==> inputs of run C <==
==> flow/design.v <==
module INV_IP #(parameter IP_WIDTH = 6) (
    IN_1, IN_2,
    OUT_INV
);
input  [IP_WIDTH-1:0] IN_1, IN_2;
output [IP_WIDTH-1:0] OUT_INV;
parameter LOOP_IDX = 8;
genvar i;
reg [IP_WIDTH-1:0] old_r [0:LOOP_IDX-1];
reg [IP_WIDTH-1:0] r [0:LOOP_IDX-1];
reg [IP_WIDTH-1:0] q [0:LOOP_IDX-1];
reg signed [IP_WIDTH-1:0] old_t [0:LOOP_IDX-1];
reg [3:0] index [1:LOOP_IDX-1];
reg signed [IP_WIDTH-1:0] t [0:LOOP_IDX-1];
generate
for(i=0;i<LOOP_IDX;i=i+1) begin: loop_old_r
    always@(*) begin
        if(i==0) begin
            old_r[0] = (IN_1 > IN_2)? IN_1:IN_2;
        end
        else begin
            old_r[i] = r[i-1];        
        end
    end
end
endgenerate
generate
for(i=0;i<LOOP_IDX;i=i+1) begin: loop_r
    always@(*) begin
        if(i==0) begin
            r[0] = (IN_1 > IN_2)? IN_2:IN_1;
        end
        else begin
            if(r[i-1]!=0)
                r[i] = old_r[i-1] - q[i-1] * r[i-1];
            else
                r[i] = 0;
        end
    end
end
endgenerate
generate
for(i=0;i<LOOP_IDX;i=i+1) begin: loop_q
    always@(*) begin
        if(r[i]!=0)
            q[i] = old_r[i] / r[i];
        else
            q[i] = 0;
    end
end
endgenerate
generate
for(i=0;i<LOOP_IDX;i=i+1) begin: loop_old_t
    always@(*) begin
        if(i==0) begin
            old_t[0] = 0;    
        end
        else begin
            if(r[i-1]!=0) begin
                old_t[i] = t[i-1];
            end
            else
                old_t[i] = 0;
        end
    end
end
endgenerate
generate
for(i=1;i<LOOP_IDX;i=i+1) begin: loop_index
    always@(*) begin
            if(r[i-1]!=0) begin
                index[i] = i;
            end
            else
                index[i] = index[i-1];
    end
end
endgenerate
generate
for(i=0;i<LOOP_IDX;i=i+1) begin: loop_t
    always@(*) begin
        if(i==0) begin
            t[0] = 1;    
        end
        else begin
            if(r[i-1]!=0)
                t[i] = old_t[i-1] - q[i-1] * t[i-1];
            else
                t[i] = 0;
        end
    end
end
endgenerate
assign OUT_INV = (old_t[index[LOOP_IDX-1]][IP_WIDTH-1]==1)? old_t[index[LOOP_IDX-1]]+old_r[0]:old_t[index[LOOP_IDX-1]];
endmodule
module EC_TOP(
    clk, rst_n, in_valid,
    in_Px, in_Py, in_Qx, in_Qy, in_prime, in_a,
    out_valid, out_Rx, out_Ry
);
input clk, rst_n, in_valid;
input [6-1:0] in_Px, in_Py, in_Qx, in_Qy, in_prime, in_a;
output reg out_valid;
output reg [6-1:0] out_Rx, out_Ry;
localparam S_IDLE = 0;
localparam S_IN_DATA = 1;
localparam S_P_ADD = 2;
localparam S_P_DOU = 3;
localparam S_XR_YR = 4;
localparam S_OUT = 5;
parameter IP_WIDTH = 6;
reg [2:0] current_state, next_state;
reg [3:0] cnt_s_p;
reg [2:0] cnt_xr_yr;
reg [5:0] px_reg;
reg [5:0] py_reg;
reg [5:0] qx_reg;
reg [5:0] qy_reg;
reg [5:0] a_reg;
reg [5:0] prime_reg;
wire [5:0] p_sub_xp;
wire [5:0] p_sub_yp;
wire [5:0] p_sub_xq;
wire [5:0] p_sub_xr;
wire [6:0] xq_xp1;
wire [6:0] yq_yp1;
wire [7:0] xr_w;
wire [6:0] xp2_3_a;
reg [5:0] xr_reg ;
reg [5:0] s_reg;
reg [11:0] mod_in;
wire [5:0] mod_out;
reg [IP_WIDTH-1:0]  IN_2;
wire [IP_WIDTH-1:0] OUT_INV;
reg [5:0] yp2_ip;
wire [6:0] xp_xr1;
wire [11:0]mul_out;
reg [5:0] mul_in1, mul_in2;
wire [6:0] s_xp_xr1_yp1;
always@(posedge clk or negedge rst_n) begin
    if(!rst_n)
        current_state <= S_IDLE;
    else
        current_state <= next_state;
end
always@(*) begin
    case (current_state)
        S_IDLE:    next_state = in_valid? S_IN_DATA:S_IDLE;
        S_IN_DATA: next_state = (px_reg==qx_reg && py_reg==qy_reg)? S_P_DOU:S_P_ADD;
        S_P_ADD:   next_state = (cnt_s_p==4)? S_XR_YR:S_P_ADD;
        S_P_DOU:   next_state = (cnt_s_p==8)? S_XR_YR:S_P_DOU;
        S_XR_YR:   next_state = (cnt_xr_yr==6)? S_OUT:S_XR_YR;
        S_OUT:     next_state = S_IDLE;
        default: next_state = S_IDLE;
    endcase
end
always @(posedge clk or negedge rst_n) begin
    if (!rst_n) 
        cnt_s_p <= 0;    
    else begin
        if(current_state==S_P_ADD && cnt_s_p<=3)
            cnt_s_p <= cnt_s_p + 1;
        else if(current_state==S_P_DOU && cnt_s_p<=7)
            cnt_s_p <= cnt_s_p + 1;
        else
            cnt_s_p <= 0;
    end  
end
always @(posedge clk or negedge rst_n) begin
    if (!rst_n) 
        cnt_xr_yr <= 0;    
    else begin
        if(current_state==S_XR_YR && cnt_xr_yr<=5)
            cnt_xr_yr <= cnt_xr_yr + 1;
        else
            cnt_xr_yr <= 0;
    end  
end
always@(posedge clk or negedge rst_n) begin
    if(!rst_n) 
        px_reg <= 0;
    else begin
        if(in_valid)
            px_reg <= in_Px;
    end
end
always@(posedge clk or negedge rst_n) begin
    if(!rst_n) 
        py_reg <= 0;
    else begin
        if(in_valid)
            py_reg <= in_Py;
    end
end
always@(posedge clk or negedge rst_n) begin
    if(!rst_n) 
        qx_reg <= 0;
    else begin
        if(in_valid)
            qx_reg <= in_Qx;
    end
end
always@(posedge clk or negedge rst_n) begin
    if(!rst_n) 
        qy_reg <= 0;
    else begin
        if(in_valid)
            qy_reg <= in_Qy;
    end
end
always@(posedge clk or negedge rst_n) begin
    if(!rst_n) 
        a_reg <= 0;
    else begin
        if(in_valid)
            a_reg <= in_a;
    end
end
always@(posedge clk or negedge rst_n) begin
    if(!rst_n) 
        prime_reg <= 2;
    else begin
        if(in_valid)
            prime_reg <= in_prime;
    end
end
assign p_sub_xp = prime_reg - px_reg;
assign p_sub_yp = prime_reg - py_reg;
assign p_sub_xq = prime_reg - qx_reg;
assign p_sub_xr = prime_reg - mod_out;
assign xq_xp1 = qx_reg + p_sub_xp;    
assign yq_yp1 = qy_reg + p_sub_yp;    
assign xr_w = mod_out + p_sub_xp + p_sub_xq;  
assign xp_xr1 = px_reg + p_sub_xr;
assign s_xp_xr1_yp1 = mod_out + p_sub_yp;
assign xp2_3_a = mod_out + a_reg;
always@(posedge clk or negedge rst_n) begin
    if(!rst_n)
        s_reg <= 0;
    else begin
        if(current_state==S_P_ADD && cnt_s_p==4 || current_state==S_P_DOU && cnt_s_p==8)
            s_reg <= mod_out;
    end
end
always @(posedge clk or negedge rst_n) begin
    if (!rst_n) begin
       xr_reg <= 0;
    end
    else begin
        if(cnt_xr_yr==2) 
            xr_reg <= mod_out;
    end
end
always @(posedge clk or negedge rst_n) begin
    if(!rst_n)
        mod_in <= 0;
    else begin
        if(current_state==S_P_ADD) begin
            case(cnt_s_p)
                'd0: mod_in <= xq_xp1;
                'd1: mod_in <= yq_yp1;
                'd3: mod_in <= mul_out;
            endcase
        end
        else if(current_state==S_P_DOU) begin
            case(cnt_s_p)
                'd0: mod_in <= {py_reg, 1'b0};
                'd2: mod_in <= mul_out;
                'd4: mod_in <= mul_out;
                'd5: mod_in <= xp2_3_a;
                'd7: mod_in <= mul_out;
            endcase
        end
        else if(current_state==S_XR_YR) begin
             case(cnt_xr_yr)
                'd0: mod_in <= mul_out;
                'd1: mod_in <= xr_w;
                'd2: mod_in <= xp_xr1;
                'd4: mod_in <= mul_out;
                'd5: mod_in <= s_xp_xr1_yp1;
            endcase
        end
    end
end
assign mod_out = mod_in % prime_reg;
always@(posedge clk or negedge rst_n) begin
    if(!rst_n)
        IN_2 <= 0;
    else begin
        if((current_state==S_P_ADD || current_state==S_P_DOU) && cnt_s_p==1) begin
            IN_2 <= mod_out;
        end
    end
end
INV_IP #(.IP_WIDTH(IP_WIDTH)) I_INV_IP ( .IN_1(prime_reg), .IN_2(IN_2), . OUT_INV(OUT_INV));
always@(posedge clk or negedge rst_n) begin
    if(!rst_n) 
        yp2_ip <= 0;
    else begin
        if(current_state==S_P_DOU && cnt_s_p==2)
            yp2_ip <= OUT_INV;
    end
end
always @(posedge clk or negedge rst_n) begin
    if(!rst_n)
        mul_in1 <= 0;
    else begin
         if(current_state==S_P_ADD) begin
            case(cnt_s_p)
                'd2: mul_in1 <= mod_out;
                'd4: mul_in1 <= mod_out;
            endcase
        end
        else if(current_state==S_P_DOU) begin
            case(cnt_s_p)
                'd1: mul_in1 <= px_reg;
                'd3: mul_in1 <= 3;
                'd6: mul_in1 <= mod_out;
                'd8: mul_in1 <= mod_out;
            endcase
        end
        else if(current_state==S_XR_YR) begin
            case(cnt_xr_yr)
                'd3: mul_in1 <= s_reg;
            endcase
        end
    end
end
always @(posedge clk or negedge rst_n) begin
    if(!rst_n)
        mul_in2 <= 0;
    else begin
         if(current_state==S_P_ADD) begin
            case(cnt_s_p)
                'd2: mul_in2 <= OUT_INV;
                'd4: mul_in2 <= mod_out;
            endcase
        end
        else if(current_state==S_P_DOU) begin
            case(cnt_s_p)
                'd1: mul_in2 <= px_reg;
                'd3: mul_in2 <= mod_out;
                'd6: mul_in2 <= yp2_ip;
                'd8: mul_in2 <= mod_out;
            endcase
        end
        else if(current_state==S_XR_YR) begin
            case(cnt_xr_yr)
                'd3: mul_in2 <= mod_out;
            endcase
        end
    end
end
assign mul_out = mul_in1 * mul_in2;
always @(posedge clk or negedge rst_n) begin
    if(!rst_n)
        out_valid <= 0;
    else begin
        if(cnt_xr_yr==6)
            out_valid <= 1;
        else
            out_valid <= 0;
    end
end
always @(posedge clk or negedge rst_n) begin
    if(!rst_n)
        out_Rx <= 0;
    else begin
        if(cnt_xr_yr==6)
            out_Rx <= xr_reg;
        else
            out_Rx <= 0;
    end
end
always @(posedge clk or negedge rst_n) begin
    if(!rst_n)
        out_Ry <= 0;
    else begin
        if(cnt_xr_yr==6)
            out_Ry <= mod_out;
        else
            out_Ry <= 0;
    end
end
endmodule
==> flow/run.sh <==
#!/bin/bash
# the make line also repeats each setting of config.mk as NAME=value (left out here)
make -C /OpenROAD-flow-scripts/flow DESIGN_CONFIG=/design/flow/config.mk WORK_HOME=/design/flow/orfs CLKGATE_MAP_FILE= finish
==> flow/config.mk <==
export PLATFORM = sky130hd
export DESIGN_NAME = EC_TOP
export DESIGN_NICKNAME = EC_TOP
export VERILOG_FILES = /design/flow/design.v
export SDC_FILE = /design/flow/constraint.sdc
export NUM_CORES = 4
export LEC_CHECK = 0
export ABC_AREA = 1
export CAP_MARGIN = 15
export CORE_MARGIN = 2
export CORE_UTILIZATION = 72
export CTS_CLUSTER_DIAMETER = 202
export CTS_CLUSTER_SIZE = 70
export GPL_ROUTABILITY_DRIVEN = 0
export MAX_ROUTING_LAYER = met4
export PLACE_DENSITY_LB_ADDON = 0.01
export SETUP_SLACK_MARGIN = 4.07
export SLEW_MARGIN = 20
export TNS_END_PERCENT = 5
==> flow/constraint.sdc <==
create_clock -name core_clock -period 14.2 [get_ports {clk}]
set_input_delay 2.8400 -clock core_clock [delete_from_list [all_inputs] [get_ports {clk}]]
set_output_delay 2.8400 -clock core_clock [all_outputs]
set_load 0.01 [all_outputs]
==> inputs of run F, as changes to run C <==
- ABC_AREA: 1 -> not set
- CAP_MARGIN: 15 -> 20
- CORE_UTILIZATION: 72 -> 65
- CTS_CLUSTER_DIAMETER: 202 -> not set
- CTS_CLUSTER_SIZE: 70 -> not set
- GPL_ROUTABILITY_DRIVEN: 0 -> not set
- MAX_ROUTING_LAYER: met4 -> not set
- PLACE_DENSITY_LB_ADDON: 0.01 -> not set
- SETUP_SLACK_MARGIN: 4.07 -> not set
- TNS_END_PERCENT: 5 -> not set
==> flow/constraint.sdc (replaced) <==
create_clock -name core_clock -period 59.2 [get_ports {clk}]
set_input_delay 11.8400 -clock core_clock [delete_from_list [all_inputs] [get_ports {clk}]]
set_output_delay 11.8400 -clock core_clock [all_outputs]
set_load 0.01 [all_outputs]
==> qor summary <==
Die Outline Area: run C 36600 um^2; run F 39500 um^2
Xor/xnor share: run C 7.95%; run F 9.39%
Standard cell core area: run C 34500 um^2; run F 37500 um^2
Instance area after placement: run C 32000 um^2; run F 26900 um^2
Post-Synth Adder-Cell Area: run C 29.2%; run F 30.0%
Result of the run: run C did not finish; run F finished with violations
Stage where the flow stopped: run C 5_1_grt; run F -
Violated checks: run C -; run F setup timing
Synth top cell by count: run C nand2_1; run F ha_1
DP HPWL: run C 78600 um; run F 60500 um
Mapped Area: run C 25300 um^2; run F 24600 um^2
Synth Instances: run C 3679; run F 3098
Top area contributor share: run C 20.6%; run F 21.1%
Instance count after placement with tap cells included: run C 4866; run F 3679
Multiplexer area fraction after synthesis: run C 0.564%; run F 4.76%
Post-Place Setup Slack: run C -42.88 ns; run F -2.46 ns
Share of synthesized cell area in and, or, nand and nor gates: run C 26.0%; run F 18.5%
Core Density at Floorplan: run C 73.2%; run F 65.7%
Distinct lib cells: run C 75; run F 100
Chip area in the Yosys report: run C 25300 um^2; run F 24600 um^2
Die extent in y: run C 191 um; run F 199 um
Average size of a mapped cell: run C 6.87 um^2; run F 7.95 um^2
Rows: run C 68; run F 71
